== run 1 ==
Design dct_4x4_core, start of the top module:
module dct_4x4_core (
    input          clk,
    input          reset,
    input          i_valid,
    output         i_ready,
    input  [255:0] i_data,
    output         o_valid,
    input          o_ready,
    output [255:0] o_data
);
clock: 7.11 ns
lec_check: 0
cap_margin: 20
cell_pad_in_sites_detail_placement: 2
cell_pad_in_sites_global_placement: 2
core_aspect_ratio: 1.38
core_margin: 8
core_utilization: 36
cts_cluster_diameter: 385
gpl_routability_driven: 1
min_routing_layer: met2
place_density_lb_addon: 0.07
slew_margin: 25
run.sh (not shown) runs the stock make flow with config.mk's settings and CLKGATE_MAP_FILE=.
> inputs changed (run 1 -> run 2)
# run 1
export LEC_CHECK = 0
export CAP_MARGIN = 20
export CELL_PAD_IN_SITES_DETAIL_PLACEMENT = 2
export CELL_PAD_IN_SITES_GLOBAL_PLACEMENT = 2
export CORE_ASPECT_RATIO = 1.38
export CORE_MARGIN = 8
export CORE_UTILIZATION = 36
export CTS_CLUSTER_DIAMETER = 385
export GPL_ROUTABILITY_DRIVEN = 1
export MIN_ROUTING_LAYER = met2
export PLACE_DENSITY_LB_ADDON = 0.07
export SLEW_MARGIN = 25
create_clock -name core_clock -period 7.11 [get_ports {clk}]
# run 2
export LEC_CHECK = 0
export CAP_MARGIN = 20
export CORE_MARGIN = 2
export CORE_UTILIZATION = 72
export CTS_CLUSTER_DIAMETER = 102
export MAX_ROUTING_LAYER = met4
export SLEW_MARGIN = 20
create_clock -name core_clock -period 3.93 [get_ports {clk}]
[summary]
- Run 1 and run 2: one clean run, run 1; the rest did not finish clean.
- From run 1 to run 2 the numbers moved as follows: area of all sequential standard cells did not really move; post-route worst setup slack went down; routing usage on met2 went up; wire length of the first global-routing pass went down.
- Any difference in chip area in the Yosys report between run 2 and run 1 is small enough to ignore.
What run 3 does differently from run 2 at the input level:
# run 2
export LEC_CHECK = 0
export CAP_MARGIN = 20
export CORE_MARGIN = 2
export CORE_UTILIZATION = 72
export CTS_CLUSTER_DIAMETER = 102
export MAX_ROUTING_LAYER = met4
export SLEW_MARGIN = 20
create_clock -name core_clock -period 3.93 [get_ports {clk}]
# run 3
export LEC_CHECK = 0
export CAP_MARGIN = 20
export CORE_MARGIN = 2
export CORE_UTILIZATION = 72
export CTS_CLUSTER_DIAMETER = 363
export CTS_CLUSTER_SIZE = 25
export SLEW_MARGIN = 20
create_clock -name core_clock -period 3.93 [get_ports {clk}]
--- outcome ---
[compare] base=run 2 new=run 3: sum of met2 wire segment lengths after detailed routing lower; total buffers and inverters traversed by the critical path higher; sequential share of cell area higher; final-layout fill cell count higher; design area lower. In run 3, the routed wire length came out about 7% below the value in run 2. Compared run 3 vs run 2, and via count of the first global-routing pass is down in run 3. The worst hold slack was comparable across run 2 and run 3. Run 3 finished all stages; layout check result: FAIL, due to setup timing.
What run 4 does differently from run 3 at the input level:
# run 3
export LEC_CHECK = 0
export CAP_MARGIN = 20
export CORE_MARGIN = 2
export CORE_UTILIZATION = 72
export CTS_CLUSTER_DIAMETER = 363
export CTS_CLUSTER_SIZE = 25
export SLEW_MARGIN = 20
create_clock -name core_clock -period 3.93 [get_ports {clk}]
# run 4
export LEC_CHECK = 0
export CAP_MARGIN = 20
export CORE_MARGIN = 2
export CORE_UTILIZATION = 66
export SLEW_MARGIN = 20
create_clock -name core_clock -period 3.93 [get_ports {clk}]
## What came out
Run 4: complete, dirty (setup timing)
Final area (run 4 vs. run 3) increases by a few percent
Run 4 vs run 3, final standard cell utilization of the core went down by 3.8 points.
Taking run 3 as the reference point, the flop share of the area of run 4 falls by 0.88 points.
[compare] base=run 3 new=run 4: via count of the first global-routing pass -1.6%; wire length per cell fell by about 3.2%; worst clock skew on the final layout grew by 12 ps; number of buffers created by CTS increased by about 130% relative to the old numbers.
